## rev 12
// top
module top
(
  clk,
  rst,
  x,
  en,
  epx,
  sinhx,
  coshx,
  valid
);
input             clk;
input             rst;
input      [31:0] x;
input             en;
output reg [31:0] epx;
       reg [31:0] enx;
output reg [31:0] sinhx;
output reg [31:0] coshx;
output reg        valid;
wire [2047:0] lookupp;
wire [2047:0] lookupn;
wire   [31:0] w_sinhx;
wire   [31:0] w_coshx;
wire   [63:0] w_epx;
wire   [63:0] w_enx;
wire          w_valid;
wire          validp;
wire          validn;
cordicp epos (
  .x      (x),
  .clk    (clk),
  .rst    (rst),
  .en     (en),
  .lookup (lookupp),
  .y      (w_epx),
  .valid  (validp)
);
cordicn eneg (
  .x      (x),
  .clk    (clk),
  .rst    (rst),
  .en     (en),
  .lookup (lookupn),
  .y      (w_enx),
  .valid  (validn)
);
always @ (posedge clk) begin
  if (rst == 1'b1) begin
    epx   <= 32'b0;
    enx   <= 32'b0;
    sinhx <= 32'b0;
    coshx <= 32'b0;
    valid <=  1'b0;
  end else begin
  if (validp == 1'b1)
    epx <= w_epx[47:16];
  if (validn == 1'b1)
    enx <= w_enx[47:16];
  sinhx <= w_sinhx;
  coshx <= w_coshx;
  valid <= w_valid;
  end
end
assign w_sinhx = (w_epx [47:16] - w_enx [47:16]) >> 1;
assign w_coshx = (w_epx [47:16] + w_enx [47:16]) >> 1;
assign w_valid = validn & validp;
assign lookupp = { 
  64'h0000_000B_1721_7F7D,    
  64'h0000_000A_65AF_6785,    
  64'h0000_0009_B43D_4F8D,    
  64'h0000_0009_02CB_3795,    
  64'h0000_0008_5159_1F9D,    
  64'h0000_0007_9FE7_07A6,    
  64'h0000_0006_EE74_EFAE,    
  64'h0000_0006_3D02_D7B6,    
  64'h0000_0005_8B90_BFBE,    
  64'h0000_0004_DA1E_A7C6,    
  64'h0000_0004_28AC_8FCE,    
  64'h0000_0003_773A_77D7,    
  64'h0000_0002_C5C8_5FDF,   
  64'h0000_0002_1456_47E7,   
  64'h0000_0001_62E4_2FEF,   
  64'h0000_0000_B172_17F7,   
  64'h0000_0000_67CC_8FB2,   
  64'h0000_0000_391F_EF8F,   
  64'h0000_0000_1E27_076E,  
  64'h0000_0000_0F85_1860, 
  64'h0000_0000_07E0_A6C3, 
  64'h0000_0000_03F8_1516, 
  ...
Size in the first run: about 8,700 cells after synthesis, about 370 flip-flops, ~130 I/O pins, ~47,000 sq um of cells after synthesis.
clock: 8.0 ns
lec_check: 0
abc_area: 1
cap_margin: 20
core_aspect_ratio: 0.83
core_margin: 4
core_utilization: 40
cts_cluster_diameter: 90
gpl_routability_driven: 0
hold_slack_margin: 0.1
min_routing_layer: met2
place_density_lb_addon: 0.14
slew_margin: 10
run.sh (not shown) runs the stock make flow with config.mk's settings and CLKGATE_MAP_FILE=.
Flow for rev 12 halted at global routing (5_1_grt), error code GRT-0116.
> inputs changed (rev 12 -> rev 13)
- SLEW_MARGIN: 10 -> 20
- CORE_ASPECT_RATIO: 0.83 -> unset
- PLACE_DENSITY: unset -> 0.6
- CTS_CLUSTER_DIAMETER: 90 -> 378
- MIN_ROUTING_LAYER: met2 -> unset
- CORE_UTILIZATION: 40 -> 72
- CORE_MARGIN: 4 -> 2
- TNS_END_PERCENT: unset -> 5
- GPL_ROUTABILITY_DRIVEN: 0 -> unset
- PLACE_DENSITY_LB_ADDON: 0.14 -> unset
- HOLD_SLACK_MARGIN: 0.1 -> unset
- ABC_AREA: 1 -> unset
- the clock period (ns, I/O delays scaled along): 8.0 -> 4.06
In the summary table, rev 13 is marked failed, with error DPL-0038 raised in clock tree synthesis (4_1_cts).
Synthesized chip area reported by yosys in rev 13 is 14% below rev 12.
| die size | rev 13 vs rev 12 | 53% lower |
Against rev 12, die boundary height in rev 13 fell by more than 10%.
Delta (rev 13 minus rev 12): detailed placer's ending HPWL dropped about 7%, unique cell type count in the Yosys netlist climbed 41.

========
Starting RTL as in the previous note.
make LEC_CHECK=0 CAP_MARGIN=20 CORE_MARGIN=2 CORE_UTILIZATION=38 PLACE_DENSITY=0.6 SLEW_MARGIN=20 finish   # period 7.66 ns
==> next run, changes <==
CORE_UTILIZATION = 70   (was 38)
CTS_CLUSTER_DIAMETER = 80   (was not set)
PLACE_DENSITY = not set   (was 0.6)
clock period = 2.59 ns   (was 7.66 ns; I/O delays follow)
What happened:
- Now the flow never finished: it broke off in 4_1_cts
- die size went down by 45%
- synthesized area does not change
- synthesized cell count is unchanged
==> next run, changes <==
CORE_UTILIZATION = 63   (was 70)
CTS_CLUSTER_DIAMETER = not set   (was 80)
clock period = 3.18 ns   (was 2.59 ns; I/O delays follow)
Result:
- The changed run failed in 4_1_cts with DPL-0033
- area after synthesis does not change
- die area rises by 11%
- synthesized cell count stays the same
==> next run, changes <==
CORE_UTILIZATION = 58   (was 63)
clock period = 6.53 ns   (was 3.18 ns; I/O delays follow)
Outcome: With this change the flow completed without violations. Synthesized area does not change. Synthesized cell count stays the same. Die area increases by a little under a tenth.
==> next run, changes <==
CORE_UTILIZATION = 46   (was 58)
PLACE_DENSITY = 0.6   (was not set)
clock period = 5.08 ns   (was 6.53 ns; I/O delays follow)
Result:
- This time the run finished but failed the layout checks on negative setup slack
- global-route usage grows by 1.1 points
- cell count increases by 25%
- register-to-register slack got worse by 1.2 ns
- cell area increases by 33%
- flip-flop count stays the same
- wire length increases by 31%
==> next run, changes <==
CORE_UTILIZATION = 65   (was 46)
MAX_ROUTING_LAYER = met4   (was not set)
TNS_END_PERCENT = 5   (was not set)
clock period = 5.24 ns   (was 5.08 ns; I/O delays follow)
Result: The new run ended with an error in 5_1_grt (GRT-0232); die size came out lower by 29%; synthesized cell count is unchanged; area after synthesis is unchanged.
